==> flow/design.v (excerpt) <==
module main #(
    parameter MAIN_DIV = 8,      
    parameter SCAN_DIV = 4       
)(
    input wire clk,
    input wire rst,    
    input wire btnC,   
    input wire btnL,   
    input wire btnR,   
    input wire [7:0] num1,   
    input wire [7:0] num2,   
    output wire [6:0] seg,            
    output wire [3:0] an,              
    output wire multiplicationFinished    
);
For scale: roughly 2000 cells after synthesis, about 130 flip-flops, roughly 33 I/O pins.
export LEC_CHECK = 0
export ABC_AREA = 0
export CAP_MARGIN = 0
export CORE_ASPECT_RATIO = 0.84
export CORE_MARGIN = 2
export CORE_UTILIZATION = 29
export CTS_CLUSTER_DIAMETER = 33
export GPL_ROUTABILITY_DRIVEN = 1
export MAX_ROUTING_LAYER = met4
export PLACE_DENSITY_LB_ADDON = 0.17
export SLEW_MARGIN = 15
create_clock -name core_clock -period 9.49 [get_ports {clk}]
run.sh (not shown) runs the stock make flow with config.mk's settings and CLKGATE_MAP_FILE=.
The baseline reached the layout checks and failed them: negative setup slack.
==> next run, changes <==
- ABC_AREA: 0 -> 1
- CAP_MARGIN: 0 -> 40
- CORE_ASPECT_RATIO: 0.84 -> 0.5
- CTS_CLUSTER_DIAMETER: 33 -> 170
- CTS_CLUSTER_SIZE: default -> 96
- MAX_ROUTING_LAYER: met4 -> default
- PLACE_DENSITY: default -> 0.57
- PLACE_DENSITY_LB_ADDON: 0.17 -> default
The changed run reached the layout checks and failed them: negative setup slack; clock-buffer cell count climbs by 2; utilization shrinks by 1.8 points; cell area falls by 19%; non-clock buffer count came out lower by 257; power went down by 1.0%; global-route usage goes down by 4.6 points; worst setup slack gets better by 2.0 ns; worst hold slack loses 0.0049 ns.
==> next run, changes <==
- CORE_ASPECT_RATIO: 0.5 -> default
- CORE_UTILIZATION: 29 -> 65
- CTS_CLUSTER_DIAMETER: 170 -> 33
- CTS_CLUSTER_SIZE: 96 -> default
- PLACE_DENSITY: 0.57 -> 0.6
- clock period: 9.49 -> 9.64 ns (I/O delays scaled with it)
Outcome: The new run ended with an error in global routing; die area decreases by 55%; synthesized cell count does not change; area after synthesis does not change.
==> next run, changes <==
- CORE_UTILIZATION: 65 -> 58
- PLACE_DENSITY: 0.6 -> default
- PLACE_DENSITY_LB_ADDON: default -> 0.17
- clock period: 9.64 -> 12.5 ns (I/O delays scaled with it)
Now the flow completed with no timing, DRC or antenna violations. Area after synthesis does not change. Die area rises by about 12%. Synthesized cell count does not change.

---

main again, from the RTL that the note above started with.
export LEC_CHECK = 0
export ABC_AREA = 1
export CAP_MARGIN = 20
export CELL_PAD_IN_SITES_DETAIL_PLACEMENT = 2
export CORE_ASPECT_RATIO = 1.1
export CORE_MARGIN = 9
export CORE_UTILIZATION = 40
export CTS_CLUSTER_DIAMETER = 310
export CTS_CLUSTER_SIZE = 69
export HOLD_SLACK_MARGIN = 0.15
export MAX_ROUTING_LAYER = met4
export MIN_ROUTING_LAYER = met2
export PLACE_DENSITY_LB_ADDON = 0.03
export SETUP_SLACK_MARGIN = 2.52
export SLEW_MARGIN = 5
create_clock -name core_clock -period 20.0 [get_ports {clk}]
The first run completed without violations.
Next try:
- ABC_AREA: 1 -> 0
- CELL_PAD_IN_SITES_DETAIL_PLACEMENT: 2 -> unset
- CORE_ASPECT_RATIO: 1.1 -> 1.97
- CORE_MARGIN: 9 -> 2
- CTS_CLUSTER_DIAMETER: 310 -> 389
- CTS_CLUSTER_SIZE: 69 -> 100
- HOLD_SLACK_MARGIN: 0.15 -> unset
- MAX_ROUTING_LAYER: met4 -> unset
- MIN_ROUTING_LAYER: met2 -> unset
- PLACE_DENSITY_LB_ADDON: 0.03 -> unset
- SETUP_SLACK_MARGIN: 2.52 -> unset
- SLEW_MARGIN: 5 -> 30
- TNS_END_PERCENT: unset -> 15
Effect: Power drops by 9.8%. Cell count drops by 3.7%. Worst hold slack gets worse by 28 ps. Non-clock buffer count climbs by 7. Global-route usage came out lower by 28 points. Design area increases by 16%. Die size rose by 3.0%. Via count falls by 27%. Combinational power came out lower by 47%.

---

Setup of main:
main again, from the RTL that the note above started with.
make LEC_CHECK=0 CAP_MARGIN=0 CORE_MARGIN=2 CORE_UTILIZATION=72 CTS_CLUSTER_DIAMETER=371 CTS_CLUSTER_SIZE=31 PLACE_DENSITY=0.78 SLEW_MARGIN=20 finish   # period 7.92 ns
main terminated abnormally: clock tree synthesis reported DPL-0038.
Inputs modified between main and the feature branch:
Settings: removing PLACE_DENSITY (formerly 0.78); changing CTS_CLUSTER_SIZE from 31 to 72; changing CORE_UTILIZATION from 72 to 67; setting ABC_AREA to 1 for the first time; removing CTS_CLUSTER_DIAMETER (formerly 371); changing CAP_MARGIN from 0 to 20; setting SETUP_SLACK_MARGIN to -0.55 for the first time; changing the clock period (ns, I/O delays scaled along) from 7.92 to 8.97.
==> results <==
FAIL for each of main and the feature branch
The feature branch did not finish; a tool error ended it in global routing.
The feature branch against main: synthesized cell count moved up; core area now smaller; post-place instance area decreased 24%.
Diff main -> the feature branch: vertical die dimension went down by about 5%; number of cells in the design after placement has decreased; synthesized chip area reported by yosys dropped about 16%.

---

## JK
Starting RTL as in the previous note.
clock: 7.38 ns
lec_check: 0
abc_area: 0
cap_margin: 40
core_margin: 2
core_utilization: 72
cts_cluster_diameter: 246
cts_cluster_size: 21
gpl_routability_driven: 1
hold_slack_margin: -0.07
place_density: 0.72
setup_slack_margin: 0.9
slew_margin: 15
The log for JK ends in clock tree synthesis with error DPL-0038, so the run never completed.
### JK -> MS
==> flow/config.mk <==
export PLATFORM = sky130hd
export DESIGN_NAME = main
export DESIGN_NICKNAME = main
export VERILOG_FILES = /design/flow/design.v
export SDC_FILE = /design/flow/constraint.sdc
export NUM_CORES = 4
export LEC_CHECK = 0
export ABC_AREA = 1
export CAP_MARGIN = 40
export CORE_MARGIN = 2
export CORE_UTILIZATION = 66
export CTS_CLUSTER_DIAMETER = 241
export CTS_CLUSTER_SIZE = 71
export GPL_ROUTABILITY_DRIVEN = 1
export SLEW_MARGIN = 15
==> flow/constraint.sdc <==
create_clock -name core_clock -period 11.2 [get_ports {clk}]
set_input_delay 2.2400 -clock core_clock [delete_from_list [all_inputs] [get_ports {clk}]]
set_output_delay 2.2400 -clock core_clock [all_outputs]
set_load 0.01 [all_outputs]
Results
Compare MS and JK | vertical extent of the die higher: JK. Fraction of the mapped netlist area in adder cells (higher): MS. Die area ended up about 9% lower on MS than on JK. Of MS and JK, the run reporting the lower area fraction in xor and xnor cells was MS. MS ran to completion and came out clean on the timing, design-rule and antenna checks. Going from JK to MS, register share after synthesis increased by 3.4 points relative to the old numbers, die width decreased by 6.5 um relative to the old numbers. Looking only at placed instance area, and setting everything else aside, the lower value of MS and JK goes to MS.
Setup changes, MS to AL
diff --git a/flow/config.mk b/flow/config.mk
--- a/flow/config.mk
+++ b/flow/config.mk
@@ -7,9 +7,9 @@
 export LEC_CHECK = 0
-export ABC_AREA = 1
+export ABC_AREA = 0
 export CAP_MARGIN = 40
 export CORE_MARGIN = 2
-export CORE_UTILIZATION = 66
-export CTS_CLUSTER_DIAMETER = 241
-export CTS_CLUSTER_SIZE = 71
+export CORE_UTILIZATION = 29
+export CTS_CLUSTER_DIAMETER = 33
 export GPL_ROUTABILITY_DRIVEN = 1
+export PLACE_DENSITY_LB_ADDON = 0.17
 export SLEW_MARGIN = 15
==> flow/constraint.sdc <==
create_clock -name core_clock -period 9.49 [get_ports {clk}]
set_input_delay 1.8980 -clock core_clock [delete_from_list [all_inputs] [get_ports {clk}]]
set_output_delay 1.8980 -clock core_clock [all_outputs]
set_load 0.01 [all_outputs]
==> comparison <==
MS reached the end of the flow, and the finished layout is clean on the timing, design-rule and antenna checks. AL ran in full, but the layout does not pass; the checks complain about setup timing. Changes observed in AL relative to MS: layout-stage area growth over the synthesis result went up 32 points; minimum setup slack in the final design went down 3.29 ns. The leakage power in MS is 0.841 times that in AL. Slew at the pin with the worst max-slew slack is lower on AL. AL gives less register share of total power than MS did.
## Diff of input files: TR against AL
diff --git a/flow/config.mk b/flow/config.mk
--- a/flow/config.mk
+++ b/flow/config.mk
@@ -7,9 +7,11 @@
 export LEC_CHECK = 0
-export ABC_AREA = 0
+export ABC_AREA = 1
 export CAP_MARGIN = 40
 export CORE_MARGIN = 2
-export CORE_UTILIZATION = 29
+export CORE_UTILIZATION = 64
 export CTS_CLUSTER_DIAMETER = 33
+export CTS_CLUSTER_SIZE = 71
 export GPL_ROUTABILITY_DRIVEN = 1
 export PLACE_DENSITY_LB_ADDON = 0.17
+export SETUP_SLACK_MARGIN = 3.12
 export SLEW_MARGIN = 15
==> flow/constraint.sdc <==
create_clock -name core_clock -period 12.1 [get_ports {clk}]
set_input_delay 2.4200 -clock core_clock [delete_from_list [all_inputs] [get_ports {clk}]]
set_output_delay 2.4200 -clock core_clock [all_outputs]
set_load 0.01 [all_outputs]
--- outcome ---
TR | status: complete | timing, DRC, antenna: pass
Diff AL -> TR | routed wire length | down by more than 10%
For HPWL after detailed placement, dividing the value from TR by the value from AL gives 0.58.
Comparing share of the yosys chip area belonging to registers for TR and AL, the bigger number came from TR.
Summary of TR over AL: area after synthesis went down; non-clock buffer count went down; post-layout period usage of the worst path went down; total met3 wirelength after detailed routing went up; CTS clock-pin slew for the worst setup and hold paths did not really move.
Worst setup slack before clock tree synthesis: lower on AL
Delay of the slowest cell on the worst path was lower in the run labelled TR.
In the tables for TR and AL, clock share of power reads lower with TR.
Power and IR drop assume default switching activity.
